==> run A: inputs <==
==> flow/design.v (excerpt) <==
module IIR_v#(
    parameter DW = 16,FW = 15
)(
    input clk,rst_n,en,
    input signed [DW-1:0] din,
    output wire signed [DW-1:0] dout,
    input [31:0]index,
    output wire signed [DW+FW-1:0] dout_W
    );
    IIR#(
        DW,FW
    )IIR_inst(
        clk,rst_n,en,din,dout,index,dout_W
    );
endmodule
clock: 11.3 ns
lec_check: 0
cap_margin: 20
core_margin: 2
core_utilization: 48
cts_cluster_diameter: 89
cts_cluster_size: 57
gpl_routability_driven: 0
gpl_timing_driven: 0
hold_slack_margin: -0.04
min_routing_layer: met2
place_density: 0.42
setup_slack_margin: 1.19
slew_margin: 10
tns_end_percent: 50
run.sh (not shown) runs the stock make flow with config.mk's settings and CLKGATE_MAP_FILE=.
==> run Z (differences from run A) <==
CORE_UTILIZATION = 72   (was 48)
CTS_CLUSTER_DIAMETER = default   (was 89)
CTS_CLUSTER_SIZE = 48   (was 57)
GPL_ROUTABILITY_DRIVEN = default   (was 0)
GPL_TIMING_DRIVEN = default   (was 0)
HOLD_SLACK_MARGIN = default   (was -0.04)
MIN_ROUTING_LAYER = default   (was met2)
PLACE_DENSITY = default   (was 0.42)
PLACE_DENSITY_LB_ADDON = 0.22   (was default)
SETUP_SLACK_MARGIN = default   (was 1.19)
SLEW_MARGIN = 20   (was 10)
TNS_END_PERCENT = default   (was 50)
==> flow/constraint.sdc (replaced) <==
create_clock -name core_clock -period 12.5 [get_ports {clk}]
set_input_delay 2.5000 -clock core_clock [delete_from_list [all_inputs] [get_ports {clk}]]
set_output_delay 2.5000 -clock core_clock [all_outputs]
set_load 0.01 [all_outputs]
==> qor summary <==
|  | run Z | run A |
|---|---|---|
| Placed standard-cell area | 0.04805 mm^2 | 0.04316 mm^2 |
| Port Buffer Count | 96 | 95 |
| Post-Place Setup Slack | -1.646 ns | -3.972 ns |
| Floorplan Utilization | 0.7313 | 0.4827 |
| Placeable core area | 0.05403 mm^2 | 0.08185 mm^2 |
| Die Footprint | 0.05677 mm^2 | 0.08463 mm^2 |
| Outcome | stopped before the end | finished with violations |
| Last stage reached | global routing | - |
| Reasons for failing layout checks | - | setup timing |
| Number of cells after detailed placement | 5874 | 5498 |
| Gates resized, CTS repair | 264 | 503 |
| Number of buffers added for setup after CTS | 61 | 228 |
| Die span in y | 238.3 um | 290.9 um |
| DP HPWL | 114600 um | 100900 um |
| Site row count | 85 | 105 |
| Overall die width | 238.3 um | 290.9 um |
| Total clock sinks | 85 | 85 |

========
==> maple: inputs <==
Starting RTL as in the previous note.
Settings: LEC_CHECK=0, ABC_AREA=1, CAP_MARGIN=20, CORE_MARGIN=2, CORE_UTILIZATION=70, CTS_CLUSTER_DIAMETER=206, CTS_CLUSTER_SIZE=51, SLEW_MARGIN=20; clock period 7.29 ns.
==> inputs of ember, as changes to maple <==
Settings changed: ABC_AREA 1 to default, CORE_UTILIZATION 70 to 72, CTS_CLUSTER_DIAMETER 206 to default, CTS_CLUSTER_SIZE 51 to default, PLACE_DENSITY_LB_ADDON from default to 0.01, SETUP_SLACK_MARGIN from default to 2.01.
==> flow/constraint.sdc (replaced) <==
create_clock -name core_clock -period 6.95 [get_ports {clk}]
set_input_delay 1.3900 -clock core_clock [delete_from_list [all_inputs] [get_ports {clk}]]
set_output_delay 1.3900 -clock core_clock [all_outputs]
set_load 0.01 [all_outputs]
==> notes <==
- Of maple and ember, maple has the higher die area (gap 9.1%, measured against ember).
- ember aborted during clock tree synthesis (DPL-0033). maple stopped in global routing.
- Between maple and ember, the lower synthesized cell count is in ember (gap about 20%, measured against ember).
- Against maple, the synthesized area of ember is lower by about 6%.
==> figures <==
| quantity | maple | ember |
|---|---|---|
| Run status | aborted with a tool error | aborted with a tool error |
| Failing step | global routing | clock tree synthesis |
| Simple-gate area share of the yosys netlist | 14.03% | 10.35% |
| Synth top area share | 41.22% | 43.78% |
| Average instance area after synthesis | 8.131 sq um | 9.134 sq um |
| Vertical extent of the die | 248.8 um | 238.3 um |
| Yosys aoi share | 8.322% | 7.723% |
| Chip area | 0.06192 sq mm | 0.05677 sq mm |
| Chip area from the yosys synthesis statistics | 0.04196 sq mm | 0.03951 sq mm |
| Floorplan Utilization | 70.97% | 73.13% |
| Die boundary width | 248.8 um | 238.3 um |
| Xor/xnor share | 2.350% | 3.667% |
| Area of the placeable core | 0.05913 sq mm | 0.05403 sq mm |
| Fraction of the yosys area taken by sequential cells | 4.055% | 4.307% |
| Number of rows in the core area | 89 | 85 |
| Minimum setup slack after placement | -4372 ps | -5883 ps |
| Number of cells in the design after placement | 6922 | 5979 |
| Cell count after synthesis | 5161 | 4326 |

========
==> inputs of wip/indigo <==
==> flow/design.v <==
`timescale 1ns / 1ps
module IIR2nd#(
    parameter DW = 20,FW = 15
)(
    input clk,rst_n,en,
    input signed [DW-1:0] din,
    output logic signed[DW-1:0] dout,
    input [31:0]index
);
    localparam logic signed[DW-1:0] GAIN =41;
    function automatic logic signed[DW-1:0] DEN(input [31:0] i);
        case (i)
        32'd0:  DEN = -65446;
        32'd1:  DEN = -65421;
        32'd2:  DEN = -65381;
        32'd3:  DEN = -65325;
        32'd4:  DEN = -65252;
        32'd5:  DEN = -65163;
        32'd6:  DEN = -65058;
        32'd7:  DEN = -64938;
        32'd8:  DEN = -64801;
        32'd9:  DEN = -64648;
        32'd10: DEN = -64479;
        32'd11: DEN = -64294;
        32'd12: DEN = -64094;
        32'd13: DEN = -63877;
        32'd14: DEN = -63645;
        32'd15: DEN = -63397;
        32'd16: DEN = -63134;
        32'd17: DEN = -62855;
        32'd18: DEN = -62560;
        32'd19: DEN = -62250;
        default: DEN = 0;
        endcase
    endfunction
    localparam logic signed [DW-1:0] NUM0 = 32768, NUM1 = 0, NUM2 = -32768;
    wire signed [DW-1:0] n0;
    wire signed [DW-1:0] n1;
    wire signed [DW-1:0] n2;
    wire signed [DW-1:0] d1;
    wire signed [DW-1:0] d2;
    wire signed [DW-1:0] g ;
    assign    n0      = (NUM0);
    assign    n1     = (NUM1);
    assign    n2     = (NUM2);
    assign    d1     = (DEN(index));
    assign    d2     = (32686);
    assign    g      = (GAIN);
    logic signed [DW-1:0]   z1,z0;
    wire signed [DW-1:0] pn0;
    wire signed [DW-1:0] pn1;
    wire signed [DW-1:0] pn2;
    wire signed [DW-1:0] o ;
    wire signed [DW-1:0] pd1;
    wire signed [DW-1:0] pd2;
    assign        pn0    = 
    (((DW-FW)+(DW-FW)+(FW)+(FW))'(din)*((DW-FW)+(DW-FW)+(FW)+(FW))'(n0))>>>((FW)+(FW)-(FW));
    assign        pn1    = 
    (((DW-FW)+(DW-FW)+(FW)+(FW))'(din)*((DW-FW)+(DW-FW)+(FW)+(FW))'(n1))>>>((FW)+(FW)-(FW));
    assign        pn2    = 
    (((DW-FW)+(DW-FW)+(FW)+(FW))'(din)*((DW-FW)+(DW-FW)+(FW)+(FW))'(n2))>>>((FW)+(FW)-(FW));
    assign        o     =z0 + pn0;
    assign        pd1    = 
    (((DW-FW)+(DW-FW)+(FW)+(FW))'(o)*((DW-FW)+(DW-FW)+(FW)+(FW))'(d1))>>>((FW)+(FW)-(FW));
    assign        pd2    = 
    (((DW-FW)+(DW-FW)+(FW)+(FW))'(o)*((DW-FW)+(DW-FW)+(FW)+(FW))'(d2))>>>((FW)+(FW)-(FW));
    always_ff @( posedge clk ) begin 
        if(!rst_n) begin
            z0<=0; z1<=0;dout<=0;
        end else begin
            z0<=pn1 + z1 - pd1;
            z1<=pn2 - pd2;
            dout<=
    (((DW-FW)+(DW-FW)+(FW)+(FW))'(o)*((DW-FW)+(DW-FW)+(FW)+(FW))'(g))>>>((FW)+(FW)-(FW));
        end
    end
endmodule
module IIR#(
    parameter DW = 16,EW = 4
)(
    input clk,rst_n,en,
    input signed [DW-1:0] din,
    output logic signed [DW-1:0] dout,
    input [31:0]index,
    output logic signed [DW+EW-1:0] dout_W
    );
    localparam W = DW + EW;
    logic signed [W-1:0] din_W;
    assign din_W = din;
    assign dout = dout_W;
    IIR2nd #(W,DW-1)IIR2nd_inst(
    clk,rst_n,en, din_W, dout_W,index
        );
endmodule
`timescale 1ns / 1ps
module IIR_v#(
    parameter DW = 16,FW = 15
)(
    input clk,rst_n,en,
    input signed [DW-1:0] din,
    output wire signed [DW-1:0] dout,
    input [31:0]index,
    output wire signed [DW+FW-1:0] dout_W
    );
    IIR#(
        DW,FW
    )IIR_inst(
        clk,rst_n,en,din,dout,index,dout_W
    );
endmodule
==> flow/run.sh <==
#!/bin/bash
# the make line also repeats each setting of config.mk as NAME=value (left out here)
make -C /OpenROAD-flow-scripts/flow DESIGN_CONFIG=/design/flow/config.mk WORK_HOME=/design/flow/orfs CLKGATE_MAP_FILE= finish
==> flow/config.mk <==
export PLATFORM = sky130hd
export DESIGN_NAME = IIR_v
export DESIGN_NICKNAME = IIR_v
export VERILOG_FILES = /design/flow/design.v
export SDC_FILE = /design/flow/constraint.sdc
export NUM_CORES = 4
export LEC_CHECK = 0
export CAP_MARGIN = 20
export CORE_MARGIN = 2
export CORE_UTILIZATION = 72
export CTS_CLUSTER_DIAMETER = 89
export PLACE_DENSITY_LB_ADDON = 0.01
export SETUP_SLACK_MARGIN = 1.13
export SLEW_MARGIN = 20
==> flow/constraint.sdc <==
create_clock -name core_clock -period 4.84 [get_ports {clk}]
set_input_delay 0.9680 -clock core_clock [delete_from_list [all_inputs] [get_ports {clk}]]
set_output_delay 0.9680 -clock core_clock [all_outputs]
set_load 0.01 [all_outputs]
==> inputs of wip/willow, as changes to wip/indigo <==
CAP_MARGIN = 15   (was 20)
CTS_CLUSTER_DIAMETER = default   (was 89)
MAX_ROUTING_LAYER = met4   (was default)
PLACE_DENSITY = 0.36   (was default)
PLACE_DENSITY_LB_ADDON = default   (was 0.01)
SETUP_SLACK_MARGIN = default   (was 1.13)
TNS_END_PERCENT = 5   (was default)
==> flow/constraint.sdc (replaced) <==
create_clock -name core_clock -period 12.6 [get_ports {clk}]
set_input_delay 2.5200 -clock core_clock [delete_from_list [all_inputs] [get_ports {clk}]]
set_output_delay 2.5200 -clock core_clock [all_outputs]
set_load 0.01 [all_outputs]
==> inputs of wip/harbor, as changes to wip/indigo <==
ABC_AREA = 0   (was default)
CORE_UTILIZATION = 37   (was 72)
CTS_CLUSTER_DIAMETER = 346   (was 89)
CTS_CLUSTER_SIZE = 100   (was default)
HOLD_SLACK_MARGIN = -0.03   (was default)
PLACE_DENSITY = 0.92   (was default)
PLACE_DENSITY_LB_ADDON = default   (was 0.01)
SETUP_SLACK_MARGIN = default   (was 1.13)
TNS_END_PERCENT = 15   (was default)
==> flow/constraint.sdc (replaced) <==
create_clock -name core_clock -period 13.5 [get_ports {clk}]
set_input_delay 2.7000 -clock core_clock [delete_from_list [all_inputs] [get_ports {clk}]]
set_output_delay 2.7000 -clock core_clock [all_outputs]
set_load 0.01 [all_outputs]
==> inputs of wip/delta, as changes to wip/indigo <==
ABC_AREA = 1   (was default)
CAP_MARGIN = 15   (was 20)
CTS_CLUSTER_DIAMETER = 206   (was 89)
CTS_CLUSTER_SIZE = 51   (was default)
SETUP_SLACK_MARGIN = 2.14   (was 1.13)
SLEW_MARGIN = 15   (was 20)
==> flow/constraint.sdc (replaced) <==
create_clock -name core_clock -period 7.29 [get_ports {clk}]
set_input_delay 1.4580 -clock core_clock [delete_from_list [all_inputs] [get_ports {clk}]]
set_output_delay 1.4580 -clock core_clock [all_outputs]
set_load 0.01 [all_outputs]
==> comparison table <==
Run status: wip/harbor complete, but fails checks; wip/indigo did not finish; wip/delta did not finish; wip/willow complete, but fails checks
Failing step: wip/harbor -; wip/indigo global routing; wip/delta global routing; wip/willow -
Reasons for failing layout checks: wip/harbor negative setup slack; wip/indigo -; wip/delta -; wip/willow negative setup slack
Cell count after placement: wip/harbor 6,388; wip/indigo 5,987; wip/delta 6,935; wip/willow 5,855
Logic area: wip/harbor 33,930 sq um; wip/indigo -; wip/delta -; wip/willow 34,000 sq um
Cell count of the worst hold path: wip/harbor 3; wip/indigo -; wip/delta -; wip/willow 3
Die Height: wip/harbor 330.8 um; wip/indigo 238.3 um; wip/delta 245.4 um; wip/willow 238.3 um
Avg Inst Size Synth: wip/harbor 9.134 sq um; wip/indigo 9.134 sq um; wip/delta 8.131 sq um; wip/willow 9.134 sq um
Adder Area Share: wip/harbor 61.22%; wip/indigo 61.22%; wip/delta 57.65%; wip/willow 61.22%
Crit path arrival time: wip/harbor 14,730 ps; wip/indigo -; wip/delta -; wip/willow 13,510 ps
DRT Pass-1 Iters: wip/harbor 10; wip/indigo -; wip/delta -; wip/willow 7
Worst setup path class: wip/harbor primary input to flop; wip/indigo -; wip/delta -; wip/willow primary input to flop
Worst-path fanout max: wip/harbor 5; wip/indigo -; wip/delta -; wip/willow 5
DRT Wirelength: wip/harbor 145,300 um; wip/indigo -; wip/delta -; wip/willow 127,400 um
